==> v27: inputs <==
Design SimulatedDevice, start of the top module:
module SimulatedDevice(
    input[1:0] global_state,
    input sys_clk,
    input rx,
    output tx,
    input turn_left_signal,
    input turn_right_signal,
    input move_forward_signal,
    input move_backward_signal,
    input place_barrier_signal,
    input destroy_barrier_signal,
    input rst,
    input clutch,
    input throttle,
    input brake,
    input power_on,
    input power_off,
    output front_detector,
    output back_detector,
    output left_detector,
    output right_detector,
    output move_backward_light,
    output move_forward_light,
    output turn_left_light,
    output turn_right_light,
    output power_light,
    output reg [2:0] state_light,
    output reg [3:0] moving_light,
    output [7:0] seg1,
    output [7:0] seg2,
    output [7:0] an
    );
export LEC_CHECK = 0
export CAP_MARGIN = 30
export CELL_PAD_IN_SITES_DETAIL_PLACEMENT = 2
export CORE_ASPECT_RATIO = 0.9
export CORE_MARGIN = 2
export CORE_UTILIZATION = 67
export CTS_CLUSTER_SIZE = 100
export GPL_TIMING_DRIVEN = 1
export HOLD_SLACK_MARGIN = 0.09
export MAX_ROUTING_LAYER = met4
export MIN_ROUTING_LAYER = met2
export PLACE_DENSITY_LB_ADDON = 0.07
export SETUP_SLACK_MARGIN = 2.5
export SLEW_MARGIN = 0
create_clock -name core_clock -period 42.2 [get_ports {sys_clk}]
run.sh (not shown) runs the stock make flow with config.mk's settings and CLKGATE_MAP_FILE=.
==> v38 (differences from v27) <==
- ABC_AREA: default -> 1
- CAP_MARGIN: 30 -> 20
- CELL_PAD_IN_SITES_DETAIL_PLACEMENT: 2 -> default
- CORE_ASPECT_RATIO: 0.9 -> default
- CORE_UTILIZATION: 67 -> 72
- CTS_CLUSTER_DIAMETER: default -> 268
- CTS_CLUSTER_SIZE: 100 -> default
- GPL_TIMING_DRIVEN: 1 -> default
- HOLD_SLACK_MARGIN: 0.09 -> default
- MAX_ROUTING_LAYER: met4 -> default
- MIN_ROUTING_LAYER: met2 -> default
- PLACE_DENSITY_LB_ADDON: 0.07 -> default
- SETUP_SLACK_MARGIN: 2.5 -> -1.04
- SLEW_MARGIN: 0 -> 20
==> flow/constraint.sdc (replaced) <==
create_clock -name core_clock -period 13.6 [get_ports {sys_clk}]
set_input_delay 2.7200 -clock core_clock [delete_from_list [all_inputs] [get_ports {sys_clk}]]
set_output_delay 2.7200 -clock core_clock [all_outputs]
set_load 0.01 [all_outputs]
==> results <==
Synthesized cell count: v27 is lower than v38 (7.5%).
In v38 the area after synthesis is smaller than in v27, by about 6%.
Of v27 and v38, v27 has the higher die size (gap about 14%, measured against v38).
v38 finished with setup timing left. v27 stopped in 3_5_place_dp.
==> figures <==
| quantity | v38 | v27 |
|---|---|---|
| Status | finished with violations | stopped before the end |
| Stage where the flow stopped | - | 3_5_place_dp |
| Layout check failures | setup timing | - |
| Die Width | 216 um | 244 um |
| Vertical die dimension | 216 um | 220 um |
| Core box area | 44300 um^2 | 51400 um^2 |
| Post-Synth Simple-Gate Area | 0.420 | 0.282 |
| Number of placement rows | 77 | 79 |
| Area of the chip | 46800 um^2 | 53500 um^2 |
| Seq share, synth | 0.287 | 0.269 |
| Synthesized area | 32500 um^2 | 34600 um^2 |
| Fraction of synthesized cell area in xor and xnor cells | 0.0286 | 0.0940 |
| Synth Area per Inst | 6.62 um^2 | 7.63 um^2 |
| Post-Syn Instances | 4906 | 4538 |
| Cell total in the yosys stat output | 4906 | 4538 |
| Multiplexer area fraction after synthesis | 0.000308 | 0.0381 |
| Tally of unique sky130hd cells used after synthesis | 80 | 151 |

---

==> run a: inputs <==
SimulatedDevice again, from the RTL that the note above started with.
export LEC_CHECK = 0
export ABC_AREA = 1
export CAP_MARGIN = 20
export CORE_MARGIN = 2
export CORE_UTILIZATION = 71
export CTS_CLUSTER_DIAMETER = 373
export CTS_CLUSTER_SIZE = 100
export SETUP_SLACK_MARGIN = 1.77
export SLEW_MARGIN = 20
create_clock -name core_clock -period 13.4 [get_ports {sys_clk}]
==> run b: changes against run a <==
- CORE_UTILIZATION: 71 -> 52
- CTS_CLUSTER_DIAMETER: 373 -> unset
- CTS_CLUSTER_SIZE: 100 -> unset
- SETUP_SLACK_MARGIN: 1.77 -> unset
==> flow/constraint.sdc (replaced) <==
create_clock -name core_clock -period 18.9 [get_ports {sys_clk}]
set_input_delay 3.7800 -clock core_clock [delete_from_list [all_inputs] [get_ports {sys_clk}]]
set_output_delay 3.7800 -clock core_clock [all_outputs]
set_load 0.01 [all_outputs]
==> run c: changes against run a <==
- ABC_AREA: 1 -> unset
- CORE_ASPECT_RATIO: unset -> 1.57
- CORE_MARGIN: 2 -> 4
- CORE_UTILIZATION: 71 -> 41
- CTS_CLUSTER_DIAMETER: 373 -> unset
- CTS_CLUSTER_SIZE: 100 -> unset
- HOLD_SLACK_MARGIN: unset -> 0.05
- SETUP_SLACK_MARGIN: 1.77 -> unset
- TNS_END_PERCENT: unset -> 65
==> flow/constraint.sdc (replaced) <==
create_clock -name core_clock -period 22.6 [get_ports {sys_clk}]
set_input_delay 4.5200 -clock core_clock [delete_from_list [all_inputs] [get_ports {sys_clk}]]
set_output_delay 4.5200 -clock core_clock [all_outputs]
set_load 0.01 [all_outputs]
==> Slide: Implementation Results <==
Flow Results at a Glance

Placed design
  • Number of placed cells counting well taps: 5927
  • Place WS: -2.72 ns
  • Estimated wirelength of the detail-placed design: 56700 um

Status
  • Failing step: global routing (5_1_grt)
  • Outcome: aborted with a tool error

CTS
  • Max H-tree Level: 1

Logic synthesis
  • Adders+Majority by Area: 3.82%
  • Area fraction in compound gates: 11.3%
  • Count of instantiated cells in the yosys netlist: 4906

Floorplanning
  • Die H: 218 um
The numbers above come from run a.

==> Slide: Implementation Results <==
Key Metrics from the Run

CTS
  • Max H-tree Level: 2

Placed design
  • Number of placed cells counting well taps: 5617
  • Estimated wirelength of the detail-placed design: 63100 um

Pwr
  • Leak pwr: 0.0142 uW

Status
  • Outcome: complete, no violations

Logic synthesis
  • Top cells by count: sky130_fd_sc_hd__nor2_1, sky130_fd_sc_hd__dfxtp_1, sky130_fd_sc_hd__nand2_1, sky130_fd_sc_hd__a21oi_1, sky130_fd_sc_hd__nand3_1
  • Area fraction in compound gates: 23.9%
  • Dominant non-sequential cell family after synthesis: simple AND/OR/NAND/NOR gates
  • Count of instantiated cells in the yosys netlist: 4538
  • Yosys stat area: 0.0346 mm2

Floorplanning
  • Die H: 372 um

Detailed routing
  • Met2 wire len: 45800 um
The numbers above come from run c.

==> Slide: Implementation Results <==
Key Metrics from the Run

Status
  • Outcome: complete, no violations

CTS
  • Max H-tree Level: 2

Placed design
  • Estimated wirelength of the detail-placed design: 52500 um
  • Number of placed cells counting well taps: 5763
  • Place WS: -0.266 ns

Critical path
  • Setup crit end kind: register
  • Buf+Inv Stages, Crit Path: 24

Global routing
  • Residual overflow from global routing: 0

Logic synthesis
  • Count of instantiated cells in the yosys netlist: 4906
  • Fraction of synthesized cell area taken by the top area cell type: 28.7%

Final timing
  • Clk_skew: 0.0540 ns

Final layout
  • Final nets: 5106

Floorplanning
  • Die H: 254 um
The numbers above come from run b.

No activity file was given, so power comes from the tool's default toggle rates.
